==> inputs of lagoon <==
// DATAPATH_CON_PIPELINE
module DATAPATH_CON_PIPELINE(clk,reset,imem_addr,imem_rdata,dmem_addr,dmem_wdata,dmem_we,dmem_rdata);
input clk; 
input reset;
output [31:0] imem_addr;
input  [31:0] imem_rdata;
output [31:0] dmem_addr;
output [31:0] dmem_wdata;
output dmem_we;
input  [31:0] dmem_rdata;
wire [31:0] address_final; 
wire [31:0] Out_PC; 
wire [31:0] next_pc;
wire [31:0] Instruction; 
wire RegDst,Jump,MemtoReg,ALUsrc,RegWrite,Branch,BranchNe,ZeroExt; 
wire MemRead, MemWrite; 
wire [3:0] ALUOP;
wire [4:0] writereg;
wire [31:0] read_data1,read_data2;
wire [31:0] sign_extended;
wire [3:0] alucontrol;
wire [31:0] mux_alu;
wire [31:0] alu_result;
wire zero; 
wire [31:0] Jump_address;
wire [31:0] shift_left_branch;
wire [31:0] branch_pc;
wire [31:0] mux_branch_out;
wire [31:0] DM_mux;
wire [4:0] src_1_d_e,src_2_d_e;
wire [4:0] dest_d_e;
wire [31:0] reg1_d_e;
wire [31:0] reg2_d_e;
wire [31:0] imm_d_e;
wire branch_d_e,branchne_d_e;
wire MemtoReg_d_e,MemRead_d_e,MemWrite_d_e,RegWrite_d_e,ALUsrc_d_e;
wire [3:0] alucontrol_d_e;
wire [31:0] branch_pc_d_e;
wire [4:0] dest_e_m;
wire MemWrite_e_m,MemtoReg_e_m,RegWrite_e_m;
wire [31:0] alu_result_e_m,store_data_e_m;
wire [4:0] dest_m_w;
wire RegWrite_m_w;
wire [31:0] result_m_w;
wire [31:0] PC_F_D,inst_F_D;
wire [1:0] val1,val2;
wire hazard_detected;
wire [31:0] val_1_mux_forw,val_2_mux_forw;
wire branch_taken;
wire use_src1,use_src2;
assign imem_addr = Out_PC;
assign Instruction = imem_rdata;
  ...
Settings: LEC_CHECK=0, CAP_MARGIN=20, CELL_PAD_IN_SITES_DETAIL_PLACEMENT=2, CELL_PAD_IN_SITES_GLOBAL_PLACEMENT=2, CORE_MARGIN=2, CORE_UTILIZATION=29, CTS_CLUSTER_DIAMETER=130, GPL_TIMING_DRIVEN=0, MAX_ROUTING_LAYER=met4, PLACE_DENSITY_LB_ADDON=0.18, SETUP_SLACK_MARGIN=0.69, SLEW_MARGIN=20; clock period 3.96 ns.
run.sh (not shown) runs the stock make flow with config.mk's settings and CLKGATE_MAP_FILE=.
==> inputs of xenon, as changes to lagoon <==
CELL_PAD_IN_SITES_DETAIL_PLACEMENT = not set   (was 2)
CELL_PAD_IN_SITES_GLOBAL_PLACEMENT = not set   (was 2)
CORE_MARGIN = 5   (was 2)
CORE_UTILIZATION = 40   (was 29)
CTS_CLUSTER_DIAMETER = not set   (was 130)
GPL_TIMING_DRIVEN = not set   (was 0)
HOLD_SLACK_MARGIN = 0.3   (was not set)
MAX_ROUTING_LAYER = not set   (was met4)
PLACE_DENSITY_LB_ADDON = not set   (was 0.18)
SETUP_SLACK_MARGIN = not set   (was 0.69)
==> flow/constraint.sdc (replaced) <==
create_clock -name core_clock -period 7.5 [get_ports {clk}]
set_input_delay 1.5000 -clock core_clock [delete_from_list [all_inputs] [get_ports {clk}]]
set_output_delay 1.5000 -clock core_clock [all_outputs]
set_load 0.01 [all_outputs]
==> inputs of amber, as changes to lagoon <==
CAP_MARGIN = 40   (was 20)
CELL_PAD_IN_SITES_DETAIL_PLACEMENT = not set   (was 2)
CELL_PAD_IN_SITES_GLOBAL_PLACEMENT = not set   (was 2)
CORE_UTILIZATION = 66   (was 29)
CTS_CLUSTER_DIAMETER = 381   (was 130)
CTS_CLUSTER_SIZE = 14   (was not set)
GPL_TIMING_DRIVEN = not set   (was 0)
MAX_ROUTING_LAYER = not set   (was met4)
PLACE_DENSITY_LB_ADDON = not set   (was 0.18)
SETUP_SLACK_MARGIN = not set   (was 0.69)
==> flow/constraint.sdc (replaced) <==
create_clock -name core_clock -period 4.03 [get_ports {clk}]
set_input_delay 0.8060 -clock core_clock [delete_from_list [all_inputs] [get_ports {clk}]]
set_output_delay 0.8060 -clock core_clock [all_outputs]
set_load 0.01 [all_outputs]
==> comparison table <==
| quantity | amber | lagoon | xenon |
|---|---|---|---|
| Top routing layer in use | met5 | met4 | met4 |
| H-Tree Level Count | 3 | 4 | 4 |
| Combinational gate count | 2813 | 2815 | 2813 |
| Global placer's final weighted congestion | 0.9843 | 0.9009 | 0.9069 |
| FF-to-FF path depth | 21 | 21 | 16 |
| Library cell appearing most often on the critical path | sky130_fd_sc_hd__buf_12 | - | sky130_fd_sc_hd__o21ai_0 |
| Final-layout worst hold slack | 450.0 ps | 465.4 ps | 451.2 ps |
| Status | finished with violations | finished with violations | timing/DRC/antenna clean |
| Reasons for failing layout checks | negative setup slack | negative setup slack | - |
| Tally of clock buffers in the finished layout | 131 | 207 | 181 |
| Final standard cell utilization of the core | 0.7766 | 0.3743 | 0.4562 |
| Post-CTS clock slew at the launch and capture registers of the worst setup and hold paths | 80 ps | 60 ps | 60 ps |
| Timing startpoint of the critical path | ID_IE.src_2_out[3]$_SDFF_PN0_ | call_ex_mem.dest_out[2]$_SDFF_PP0_ | call_ex_mem.dest_out[1]$_SDFF_PP0_ |
| Clock buffer count from CTS | 105 | 161 | 142 |
| Worst Hold Launch | call_F_D.PC[1]$_SDFFE_PP0N_ | call_F_D.PC[1]$_SDFFE_PP0N_ | ID_IE.MemWrite_out$_SDFF_PP0_ |
| Wire length of the first global-routing pass | 325.3 mm | 397.4 mm | 296.4 mm |
| Chip area | 102600 um2 | 231400 um2 | 173200 um2 |
| Total leakage power | 0.02695 uW | 0.02822 uW | 0.02494 uW |
| Total negative setup slack | -137470 ps | -255390 ps | 0 ps |
| Total number of vias | 47241 | 46397 | 42439 |
Power and IR drop assume default switching activity.
